==> inputs of build 61 <==
==> flow/design.v <==
`timescale 1ns / 1ps
module AHB_MASTER(
                     input             Hclk,
                     input             Hresetn,
                     input [1:0]       Htrans,
                     input [31:0]      Haddr,
                     input [31:0]      Hwdata,
                     input [1:0]       Hburst,
                     input             Hwrite, Hsel, Hready,
                     output reg [31:0]  Haddr_temp,
                     output reg [31:0]  Hwdata_temp,
                     output reg        valid,
                     output reg        Hwrite_temp
                 );
parameter [1:0] IDLE     = 2'b00;
parameter [1:0] BUSY     = 2'b01;
parameter [1:0] ADDRESS  = 2'b10;
parameter [1:0] TRANSFER = 2'b11;
(*MARK_DEBUG = "TRUE"*)(*KEEP = "TRUE"*)reg [1:0] present_state;
(*MARK_DEBUG = "TRUE"*)(*KEEP = "TRUE"*)reg [1:0] next_state;
reg [31:0] addr;
reg [31:0] data;
reg [3:0] count;
reg [3:0] count_next;
always @(posedge Hclk) begin
    if (Hresetn == 1'b0) begin
        addr <= 'b0;
        data <= 'b0;
    end else begin
        if(present_state == ADDRESS || present_state == TRANSFER)
        begin
            addr <= Haddr;
            data <= Hwdata;
        end
    end
end
always @(posedge Hclk) begin
    if (Hresetn == 1'b0) begin
        present_state <= IDLE;
        count <= 4'd0;
    end else begin
        present_state <= next_state;
        count <= count_next;
    end
end
always @* begin
    count_next = count;
    case(present_state)
        IDLE: begin
            if (Hsel && Htrans == 2'b01) begin
                next_state = BUSY;
            end else if (Hsel && (Htrans == 2'b10 || Htrans == 2'b11) && Hready) begin
                next_state = ADDRESS;
            end else begin
                next_state = IDLE;
            end
        end
        BUSY: begin
            if (Hsel && Htrans == 2'b10 && Hready) begin
                next_state = ADDRESS;
            end else if ((Hsel && (Htrans == 2'b01)) || (!Hready)) begin
                next_state = BUSY;
            end else begin
                next_state = IDLE;
            end
        end
        ADDRESS: begin
            if (Hsel && (Htrans == 2'b10 || Htrans == 2'b11) && Hready) begin
                next_state = TRANSFER;
            end else if ((Hsel && (Htrans == 2'b01)) || (!Hready)) begin
                next_state = BUSY;
            end else begin
                next_state = IDLE;   
            end
        end
        TRANSFER: begin
            if (!Hsel || Htrans == 2'b00) begin
                next_state = IDLE;
            end else if ((Htrans == 2'b01) || (!Hready)) begin
                next_state = BUSY;
            end else begin
                case (Hburst)
                    2'b00: next_state = ADDRESS;
                    2'b01: next_state = TRANSFER;
                    2'b10: 
                    begin
                        if(count<=3)
                        begin
                            next_state = TRANSFER;
                            count_next = count+1'b1;
                        end
                        else begin
                            next_state = ADDRESS;
                            count_next = 4'd0;
                        end
                    end
                    2'b11: 
                    begin
                        if(count<=7)
                        begin
                            next_state = TRANSFER;
                            count_next = count+1'b1;
                        end
                        else begin
                            next_state = ADDRESS;
                            count_next = 4'd0;
                        end
                    end
                    default: next_state = IDLE;  
                endcase
            end
        end
        default: begin
            next_state = IDLE;  
        end
    endcase
end
always @(posedge Hclk) begin
    case(present_state)
        IDLE: begin
            valid <= 1'b0;
            Haddr_temp  <= 'b0;
            Hwdata_temp <= 'b0;
            Hwrite_temp <= 1'b0; 
        end
        BUSY: begin
            valid <= valid;
            Haddr_temp  <= Haddr_temp;
            Hwdata_temp <= Hwdata_temp;
            Hwrite_temp <= Hwrite_temp; 
        end
        ADDRESS: begin
            valid <= valid;
            Haddr_temp  <= addr;
            if(Hburst == 2'b00)
            begin
                Hwdata_temp <= data;
                Hwrite_temp <= Hwrite;
            end
            else
            begin
                Hwdata_temp <= Hwdata_temp;
                Hwrite_temp <= Hwrite_temp; 
           end
        end
        TRANSFER: begin
            case (Hburst)
                2'b00: begin
                    valid <= 1'b1;
                    Haddr_temp <= Haddr_temp;
                    Hwdata_temp <= data;
                    Hwrite_temp <= Hwrite; 
                end
                2'b01: begin
                    valid <= 1'b1;
                    Haddr_temp <= Haddr_temp + 1'b1;  
                    Hwdata_temp <= data;  
                    Hwrite_temp <= Hwrite;
                end
                2'b10: begin
                    if (Haddr_temp < (Haddr + 4)) begin
                        valid <= 1'b1;
                        Hwdata_temp <= data;
                        Haddr_temp <=  Haddr_temp + 1'b1;
                        Hwrite_temp <= Hwrite;
                    end else begin
                        valid <= 1'b1;
                        Hwdata_temp <= data;
                        Haddr_temp <=  addr;
                        Hwrite_temp <= Hwrite;
                    end
                end
                2'b11: begin
                    if (Haddr_temp < (Haddr + 8)) begin
                        valid <= 1'b1;
                        Hwdata_temp <= data;
                        Haddr_temp <= Haddr_temp + 1'b1;  
                        Hwrite_temp <= Hwrite;
                    end else begin
                        valid <= 1'b1;
                        Hwdata_temp <= data;
                        Haddr_temp <= addr;                
                        Hwrite_temp <= Hwrite;
                    end
                end
                default: begin
                    valid <= 1'b0;
                    Haddr_temp  <= 'b0;
                    Hwdata_temp <= 'b0;
                    Hwrite_temp <= 'b0; 
                end
            endcase
        end
    endcase
end
endmodule
`timescale 1ns / 1ps
module APB_SLAVE(
input Presetn,
input Pclk,
input [32:0] addr_temp,
input [31:0] data_temp,
input [31:0] Prdata,
input transfer,
input Pready,
output reg    Psel,
output reg [31:0] Paddr,
output reg [31:0] Pdata,
output reg [31:0] rdata_temp,
output reg Pwrite,
output reg Penable
);
reg [2:0] present_state, next_state;
parameter idle  = 2'b01;
parameter setup  = 2'b10;
parameter enable = 2'b11;
always@(posedge Pclk)
begin
  if(!Presetn)
     present_state <= idle;
  else
     present_state <= next_state;
end
always@(*)
begin
next_state = idle;
case(present_state)
idle:
   begin
     if(!transfer)
        next_state = idle;
     else
        next_state = setup;
   end
setup:
    begin      
     if(Psel)
     next_state = enable;
     else
     next_state = idle;
    end
enable:
    begin
     if(Psel)
       if(transfer)
         begin
           if(Pready)
             begin
             next_state = setup;
             end
           else 
             next_state = enable;
         end
     else
       next_state = idle;
   end    
endcase
end
always @(posedge Pclk)
begin
if(!Presetn)
begin
 Psel       <= 1'b0;
 Penable    <= 1'b0;
 Paddr      <= 32'b0;
 Pdata      <= 32'b0;
 rdata_temp <= 32'b0;
 Pwrite     <= 1'b0;
end
else
case(present_state)
idle:
begin
 Psel    <= 1'b1;
 Penable <= 1'b0;
end 
setup:
 Penable <= 1'b0;
enable:
     begin
     if(Psel)
       Penable <= 1'b1;
       if(transfer)
         begin
           if(Pready)
             begin
             Paddr <= addr_temp[31:0];
             Pwrite <= addr_temp[32];
              if(addr_temp[32])
               begin
                 Pdata  <= data_temp;
                 rdata_temp  <= 'b0;
               end
               else
               begin
                 Pdata  <= Pdata;
                 rdata_temp  <= Prdata;
               end  
             end 
             end
end
endcase
end
endmodule
module FIFO_SYNC #(
    parameter WIDTH = 32,
    parameter DEPTH = 16,
    parameter AW    = 4
)(
    input                  clk,
    input                  rst,
    input      [WIDTH-1:0] din,
    input                  wr_en,
    input                  rd_en,
    output reg [WIDTH-1:0] dout,
    output                 full,
    output                 empty
);
reg [WIDTH-1:0] mem [0:DEPTH-1];
reg [AW-1:0]    wptr;
reg [AW-1:0]    rptr;
reg [AW:0]      count;
wire do_wr = wr_en && !full;
wire do_rd = rd_en && !empty;
assign full  = (count == DEPTH);
assign empty = (count == 0);
always @(posedge clk) begin
    if (do_wr)
        mem[wptr] <= din;
end
always @(posedge clk) begin
    if (rst) begin
        wptr  <= {AW{1'b0}};
        rptr  <= {AW{1'b0}};
        count <= {(AW+1){1'b0}};
        dout  <= {WIDTH{1'b0}};
    end else begin
        if (do_wr)
            wptr <= wptr + 1'b1;
        if (do_rd) begin
            rptr <= rptr + 1'b1;
            dout <= mem[rptr];
        end
        case ({do_wr, do_rd})
            2'b10:   count <= count + 1'b1;
            2'b01:   count <= count - 1'b1;
            default: count <= count;
        endcase
    end
end
endmodule
`timescale 1ns / 1ps
module FIFO_CONTROL(
                     input Hclk,
                     input Hresetn,
                     input[31:0]  Haddr_temp,
                     input[31:0]  Hwdata_temp,
                     input       valid,
                     input       Hwrite_temp,
                     input       Pready,
                     output [31:0] data_temp,
                     output [32:0] addr_temp,
                     output transfer,
                     output full
    );
    wire resetn,empty_data, wr_en,rd_en,full_data,full_addr,empty_addr;
    wire [32:0] addr_in;
    FIFO_SYNC #(.WIDTH(32)) F1(
  .rst(resetn),                   
  .clk(Hclk),                
  .din(Hwdata_temp),                   
  .wr_en(wr_en),               
  .rd_en(rd_en),               
  .dout(data_temp),                 
  .full(full_data),                 
  .empty(empty_data)               
);
FIFO_SYNC #(.WIDTH(33)) F2 (
  .rst(resetn),                   
  .clk(Hclk),                
  .din(addr_in),                   
  .wr_en(wr_en),               
  .rd_en(rd_en),               
  .dout(addr_temp),                 
  .full(full_addr),                 
  .empty(empty_addr)               
);
assign full     =  full_data || full_addr;
assign transfer = (!empty_data && !empty_addr);
assign wr_en    =  valid && Hwrite_temp;
assign rd_en    =  transfer && Pready ;
assign addr_in  =  {Hwrite_temp, Haddr_temp};
assign resetn   = !Hresetn;
endmodule
`timescale 1ns / 1ps
module TOP_BRIDGE(
   input Hclk, Hresetn,
                     input [1:0]       Htrans,
                     input [31:0]       Haddr,
                     input [31:0]       Hwdata,
                     input [1:0]       Hburst,
                     input             Hwrite,
                     input             Hsel,
                     input             Pready,
                     input [31:0]      Prdata,
                     output Psel,
                     output [31:0] Paddr,
                     output [31:0] Pdata,
                     output [31:0] rdata_temp,
                     output Pwrite,
                     output Penable
    );
                    wire [31:0]  Haddr_temp;
                    wire [31:0]  Hwdata_temp;
                    wire         valid;
                    wire         Hwrite_temp;
                    wire [31:0]  data_temp;
                    wire [32:0]  addr_temp;
                    wire         transfer;
                    wire         full;
                    wire         Hready;
                    assign Hready = !full;
                    AHB_MASTER AS (
                      .Hclk(Hclk),
                      .Hresetn(Hresetn),
                      .Htrans(Htrans),
                      .Haddr(Haddr),
                      .Hwdata(Hwdata),
                      .Hburst(Hburst),
                      .Hwrite(Hwrite), 
                      .Hsel(Hsel), 
                      .Hready(Hready),
                      .Haddr_temp(Haddr_temp),
                      .Hwdata_temp(Hwdata_temp),
                      .valid(valid),
                      .Hwrite_temp(Hwrite_temp)
                    );  
                    FIFO_CONTROL FC (
                      .Hclk(Hclk), 
                      .Hresetn(Hresetn),
                      .Haddr_temp(Haddr_temp),
                      .Hwdata_temp(Hwdata_temp),
                      .valid(valid),
                      .Hwrite_temp(Hwrite_temp),
                      .Pready(Pready),
                     .data_temp(data_temp),
                     .addr_temp(addr_temp),
                     .transfer(transfer),
                     .full(full)
                    );
                    APB_SLAVE AM (
                    .Presetn(Hresetn),
                    .Pclk(Hclk),
                    .addr_temp(addr_temp),
                    .data_temp(data_temp),
                    .Prdata(Prdata),
                    .transfer(transfer),
                    .Pready(Pready),
                    .Psel(Psel),
                    .Paddr(Paddr),
                    .Pdata(Pdata),
                    .rdata_temp(rdata_temp),
                    .Pwrite(Pwrite),
                    .Penable(Penable)
                    );
endmodule
==> flow/run.sh <==
#!/bin/bash
# the make line also repeats each setting of config.mk as NAME=value (left out here)
make -C /OpenROAD-flow-scripts/flow DESIGN_CONFIG=/design/flow/config.mk WORK_HOME=/design/flow/orfs CLKGATE_MAP_FILE= finish
==> flow/config.mk <==
export PLATFORM = sky130hd
export DESIGN_NAME = TOP_BRIDGE
export DESIGN_NICKNAME = TOP_BRIDGE
export VERILOG_FILES = /design/flow/design.v
export SDC_FILE = /design/flow/constraint.sdc
export NUM_CORES = 4
export LEC_CHECK = 0
export ABC_AREA = 1
export CAP_MARGIN = 20
export CORE_MARGIN = 2
export CORE_UTILIZATION = 66
export CTS_CLUSTER_DIAMETER = 155
export GPL_TIMING_DRIVEN = 1
export HOLD_SLACK_MARGIN = 0.29
export SETUP_SLACK_MARGIN = -0.26
export SLEW_MARGIN = 20
==> flow/constraint.sdc <==
create_clock -name core_clock -period 2.61 [get_ports {Hclk}]
set_input_delay 0.5220 -clock core_clock [delete_from_list [all_inputs] [get_ports {Hclk}]]
set_output_delay 0.5220 -clock core_clock [all_outputs]
set_load 0.01 [all_outputs]
==> inputs of build 25, as changes to build 61 <==
- ABC_AREA: 1 -> not set
- CORE_UTILIZATION: 66 -> 52
- CTS_CLUSTER_DIAMETER: 155 -> not set
- GPL_TIMING_DRIVEN: 1 -> not set
- HOLD_SLACK_MARGIN: 0.29 -> not set
- PLACE_DENSITY: not set -> 0.6
- SETUP_SLACK_MARGIN: -0.26 -> not set
==> flow/constraint.sdc (replaced) <==
create_clock -name core_clock -period 4.61 [get_ports {Hclk}]
set_input_delay 0.9220 -clock core_clock [delete_from_list [all_inputs] [get_ports {Hclk}]]
set_output_delay 0.9220 -clock core_clock [all_outputs]
set_load 0.01 [all_outputs]
==> inputs of build 7, as changes to build 61 <==
- CELL_PAD_IN_SITES_DETAIL_PLACEMENT: not set -> 1
- CORE_MARGIN: 2 -> 8
- CORE_UTILIZATION: 66 -> 40
- CTS_CLUSTER_DIAMETER: 155 -> not set
- GPL_TIMING_DRIVEN: 1 -> not set
- HOLD_SLACK_MARGIN: 0.29 -> not set
- PLACE_DENSITY_LB_ADDON: not set -> 0.04
- SETUP_SLACK_MARGIN: -0.26 -> not set
- SLEW_MARGIN: 20 -> 25
==> flow/constraint.sdc (replaced) <==
create_clock -name core_clock -period 3.1 [get_ports {Hclk}]
set_input_delay 0.6200 -clock core_clock [delete_from_list [all_inputs] [get_ports {Hclk}]]
set_output_delay 0.6200 -clock core_clock [all_outputs]
set_load 0.01 [all_outputs]
==> comparison table <==
quantity                                                                     build 7          build 25                  build 61
Clock network contribution to total cell area                                 0.0677            0.0691                    0.0636
R2r endpoint                                                          FC.F1.count[4]  AS.Haddr_temp[8]         AS.Haddr_temp[31]
Sequential-cell power consumption                                          20,200 uW         13,400 uW                 24,000 uW
Number of cells in Yosys stat                                                  5,063             3,271                     5,063
Sequential share of power                                                      0.522             0.542                     0.537
Internal power consumption                                                 30,200 uW         19,800 uW                 35,400 uW
Total buffers and inverters traversed by the critical path                         6                 3                         8
Clock-pin slew on the worst setup and hold paths                               50 ps             60 ps                     60 ps
Result of the run                                           finished with violations  timing/DRC/antenna clean  finished with violations
Violated checks                                                         setup timing                 -              setup timing
Setup slack after layout                                                    -19.5 ps            179 ps                   -373 ps
Vias post-DR                                                                  41,300            29,900                    41,500
Post-route total power                                                     38,800 uW         24,800 uW                 44,700 uW
Instance count after placement with tap cells included                         7,178             4,821                     6,455
Crit path max fanout                                                               4                 8                        12

---

==> inputs of 08-19 <==
// TOP_BRIDGE: RTL as listed in full above, without the edits since
Settings: LEC_CHECK=0, ABC_AREA=0, CAP_MARGIN=20, CORE_MARGIN=2, CORE_UTILIZATION=70, CTS_CLUSTER_DIAMETER=363, GPL_TIMING_DRIVEN=1, PLACE_DENSITY_LB_ADDON=0.06, SLEW_MARGIN=20; clock period 2.88 ns.
run.sh (not shown) runs the stock make flow with config.mk's settings and CLKGATE_MAP_FILE=.
==> 09-28 (differences from 08-19) <==
==> flow/config.mk (replaced) <==
export PLATFORM = sky130hd
export DESIGN_NAME = TOP_BRIDGE
export DESIGN_NICKNAME = TOP_BRIDGE
export VERILOG_FILES = /design/flow/design.v
export SDC_FILE = /design/flow/constraint.sdc
export NUM_CORES = 4
export LEC_CHECK = 0
export CAP_MARGIN = 10
export CORE_ASPECT_RATIO = 1.02
export CORE_MARGIN = 8
export CORE_UTILIZATION = 40
export MIN_ROUTING_LAYER = met2
export SLEW_MARGIN = 15
==> flow/constraint.sdc (replaced) <==
create_clock -name core_clock -period 5.0 [get_ports {Hclk}]
set_input_delay 1.0000 -clock core_clock [delete_from_list [all_inputs] [get_ports {Hclk}]]
set_output_delay 1.0000 -clock core_clock [all_outputs]
set_load 0.01 [all_outputs]
==> 08-14 (differences from 08-19) <==
==> flow/config.mk (replaced) <==
export PLATFORM = sky130hd
export DESIGN_NAME = TOP_BRIDGE
export DESIGN_NICKNAME = TOP_BRIDGE
export VERILOG_FILES = /design/flow/design.v
export SDC_FILE = /design/flow/constraint.sdc
export NUM_CORES = 4
export LEC_CHECK = 0
export CAP_MARGIN = 30
export CORE_MARGIN = 2
export CORE_UTILIZATION = 72
export CTS_CLUSTER_SIZE = 38
export PLACE_DENSITY = 0.64
export SETUP_SLACK_MARGIN = -0.22
export SLEW_MARGIN = 20
export TNS_END_PERCENT = 5
==> flow/constraint.sdc (replaced) <==
create_clock -name core_clock -period 3.0 [get_ports {Hclk}]
set_input_delay 0.6000 -clock core_clock [delete_from_list [all_inputs] [get_ports {Hclk}]]
set_output_delay 0.6000 -clock core_clock [all_outputs]
set_load 0.01 [all_outputs]
==> results.ini <==
[finish]
fillCellCount=11600

[status]
violations=DRC
outcome=finished with violations

[min_path]
hold_path_depth=2

[drt]
drc_errors=4
num_vias=39000

The numbers above come from 09-28.

==> results.ini <==
[status]
violations=setup timing
outcome=finished with violations

[final_timing]
fin_ws_ns=-0.538
setup_violations=34

[min_path]
hold_path_depth=4

[finish]
fillCellCount=2971

[drt]
drc_errors=0

The numbers above come from 08-14.

==> results.ini <==
[min_path]
hold_path_depth=2

[status]
violations=setup timing
outcome=finished with violations

[final_timing]
fin_ws_ns=-0.517
setup_violations=33

The numbers above come from 08-19.

Power figures rest on the tool's default switching activity, not on a simulated workload.
